// bf16_unit
module bf16_unit
# (parameter G = 6) (
    input  clk,
    input  reset,
    input  [15:0] in1,
    input  [15:0] in2,
    input  [15:0] in3,
    input  [15:0] in4,
    input  [15:0] in5,
    input  [15:0] in6,
    input  [15:0] in7,
    input  [15:0] in8,
    input  [15:0] in9,
    input  [15:0] in10,
    input  [15:0] in11,
    input  [15:0] in12,
    input  [15:0] in13,
    input  [15:0] in14,
    input  [15:0] in15,
    input  [15:0] in16,
    input  [15:0] in17,
    input  [15:0] in18,
    input  [4:0] funct5,
    output wire [15:0] result
);
For scale: ~3200 flip-flops, about 0.18 mm2 of cells after synthesis.
export LEC_CHECK = 0
export ABC_AREA = 1
export CAP_MARGIN = 25
export CELL_PAD_IN_SITES_DETAIL_PLACEMENT = 1
export CELL_PAD_IN_SITES_GLOBAL_PLACEMENT = 3
export CORE_ASPECT_RATIO = 1.08
export CORE_MARGIN = 2
export CORE_UTILIZATION = 42
export CTS_CLUSTER_DIAMETER = 80
export CTS_CLUSTER_SIZE = 22
export GPL_ROUTABILITY_DRIVEN = 1
export GPL_TIMING_DRIVEN = 0
export HOLD_SLACK_MARGIN = 0.18
export MAX_ROUTING_LAYER = met5
export PLACE_DENSITY = 0.4
export SLEW_MARGIN = 30
export TNS_END_PERCENT = 75
create_clock -name core_clock -period 13.8 [get_ports {clk}]
run.sh (not shown) runs the stock make flow with config.mk's settings and CLKGATE_MAP_FILE=.
The first run ended with an error in 3_1_place_gp_skip_io.
Then changed:
ABC_AREA = 0   (was 1)
CAP_MARGIN = 20   (was 25)
CELL_PAD_IN_SITES_DETAIL_PLACEMENT = unset   (was 1)
CELL_PAD_IN_SITES_GLOBAL_PLACEMENT = unset   (was 3)
CORE_ASPECT_RATIO = 0.52   (was 1.08)
CORE_UTILIZATION = 71   (was 42)
CTS_CLUSTER_SIZE = unset   (was 22)
GPL_TIMING_DRIVEN = unset   (was 0)
HOLD_SLACK_MARGIN = unset   (was 0.18)
MAX_ROUTING_LAYER = unset   (was met5)
PLACE_DENSITY = unset   (was 0.4)
SETUP_SLACK_MARGIN = 0.66   (was unset)
SLEW_MARGIN = 20   (was 30)
TNS_END_PERCENT = unset   (was 75)
clock period = 7.44 ns   (was 13.8 ns; I/O delays follow)
Result: Now the flow completed with no timing, DRC or antenna violations. Synthesized cell count went down by about 27%. Die area went down by 44%. Area after synthesis went down by 5.7%.
Then changed:
ABC_AREA = unset   (was 0)
CORE_ASPECT_RATIO = unset   (was 0.52)
CORE_UTILIZATION = 21   (was 71)
CTS_CLUSTER_DIAMETER = unset   (was 80)
GPL_ROUTABILITY_DRIVEN = unset   (was 1)
PLACE_DENSITY = 0.6   (was unset)
SETUP_SLACK_MARGIN = unset   (was 0.66)
clock period = 13.5 ns   (was 7.44 ns; I/O delays follow)
Outcome: The new run went through all stages and came out clean. Utilization goes down by 54 points. Total power goes down by well over a third. Critical path depth goes down by 1. Worst setup slack gets better by 3.7 ns. Die area goes up to 3.4 times its value.
Then changed:
CORE_UTILIZATION = 40   (was 21)
clock period = 12.4 ns   (was 13.5 ns; I/O delays follow)
Result: Clock skew drops by 0.073 ns. Worst hold slack improved by 0.020 ns. Via count drops by about 1.6%. Worst setup slack got worse by 0.34 ns. Total power climbs by 10%.

---

Setup of build 79:
bf16_unit again, from the RTL that the note above started with.
Design bf16_unit, start of the top module:
module bf16_unit
# (parameter G = 6) (
    input  clk,
    input  reset,
    input  [15:0] in1,
    input  [15:0] in2,
    input  [15:0] in3,
    input  [15:0] in4,
    input  [15:0] in5,
    input  [15:0] in6,
    input  [15:0] in7,
    input  [15:0] in8,
    input  [15:0] in9,
    input  [15:0] in10,
    input  [15:0] in11,
    input  [15:0] in12,
    input  [15:0] in13,
    input  [15:0] in14,
    input  [15:0] in15,
    input  [15:0] in16,
    input  [15:0] in17,
    input  [15:0] in18,
    input  [4:0] funct5,
    output wire [15:0] result
);
Settings: LEC_CHECK=0, ABC_AREA=1, CAP_MARGIN=20, CORE_ASPECT_RATIO=0.52, CORE_MARGIN=2, CORE_UTILIZATION=42, CTS_CLUSTER_DIAMETER=80, CTS_CLUSTER_SIZE=26, GPL_ROUTABILITY_DRIVEN=1, HOLD_SLACK_MARGIN=0.18, PLACE_DENSITY=0.4, SLEW_MARGIN=20; clock period 5.84 ns.
Build 79 reached the final stage; the timing, design-rule and antenna checks on its layout passed.
> inputs changed (build 79 -> build 54)
- swapping 42 for 72 in CORE_UTILIZATION
- clearing PLACE_DENSITY, which used to be 0.4
- clearing HOLD_SLACK_MARGIN, which used to be 0.18
- swapping 0.52 for 0.93 in CORE_ASPECT_RATIO
- clearing CTS_CLUSTER_SIZE, which used to be 26
- swapping 1 for 0 in ABC_AREA
- swapping 5.84 for 4.39 in the clock period (ns, I/O delays scaled along)
--- outcome ---
- Although it ran to completion, build 54 produced a layout that fails the final checks because of setup timing.
- Build 79 finished end to end and its layout was clean on timing, DRC and antenna.
- Build 54 — global-route usage 11 points higher, build 79 as reference
- [build 54 vs build 79] first-pass GRT wire length: lower in build 54
- Compared with build 79, in build 54 ratio of final minimum period to clock period up 22 points, routed length on met2 climbed about 2%, detailed-placement wirelength estimate decreased 120,000 um.
- On area fraction of clock buffers and clock inverters, the higher figure sits with build 54, not build 79.
- The lower number of cells on the critical path of build 54 and build 79 is in build 54.
- Static leakage, build 54 vs build 79: down by more than 10%
- [compare] base=build 79 new=build 54: floorplan row count saw a decrease, area share of and/or/nand/nor cells after synthesis now sits lower.
Relative to build 54, the following input files were edited for build 62:
- PLACE_DENSITY: unset -> 0.6
- CTS_CLUSTER_DIAMETER: 80 -> unset
- ABC_AREA: 0 -> unset
- CORE_UTILIZATION: 72 -> 70
- GPL_ROUTABILITY_DRIVEN: 1 -> unset
- CORE_ASPECT_RATIO: 0.93 -> unset
- the clock period (ns, I/O delays scaled along): 4.39 -> 6.24
Build 62 finished every stage and its layout cleared the timing, design-rule and antenna checks.
Build 54 reports its slowest cell on the critical path as sky130_fd_sc_hd__or4_4 while build 62 reports sky130_fd_sc_hd__clkdlybuf4s50_1.
Build 62: tightest slew margin relative to the limit 5.4 points below build 54
Changes observed in build 62 relative to build 54: final area went down by 5200 um^2; detailed-route wire length -30,000 um; peak supply drop has decreased; worst-case clock skew went up; via count of the first global-routing pass lost about 4.3%.
In build 62, the die extent in x came out about 2.2% below the value in build 54.
Total power of build 62 is lower than that of build 54.
Compared build 62 vs build 54, and setup slack is up in build 62.
[inputs] build 41 vs build 62
- a change of CORE_UTILIZATION from 70 to 9
- a change of the clock period (ns, I/O delays scaled along) from 6.24 to 11.4
==> results <==
Note that the tap cell count recorded for build 41 amounts to 7.8 times the value seen in build 62.
Lower part of the power in the clock network among build 62 and build 41: build 62
Compared with build 62, build 41 improves least setup slack across all paths after layout.
Compared with build 62, power in build 41 decreased by more than a quarter.
Re post-route fraction of the period consumed by the critical path: build 41 is 23 points down on build 62.
Summary of build 41 over build 62: final wirelength rose about 17%, post-layout instance area rose 27,000 um^2.
Build 41: PASS, flow complete, no timing, DRC or antenna violations
Power and IR drop assume default switching activity.
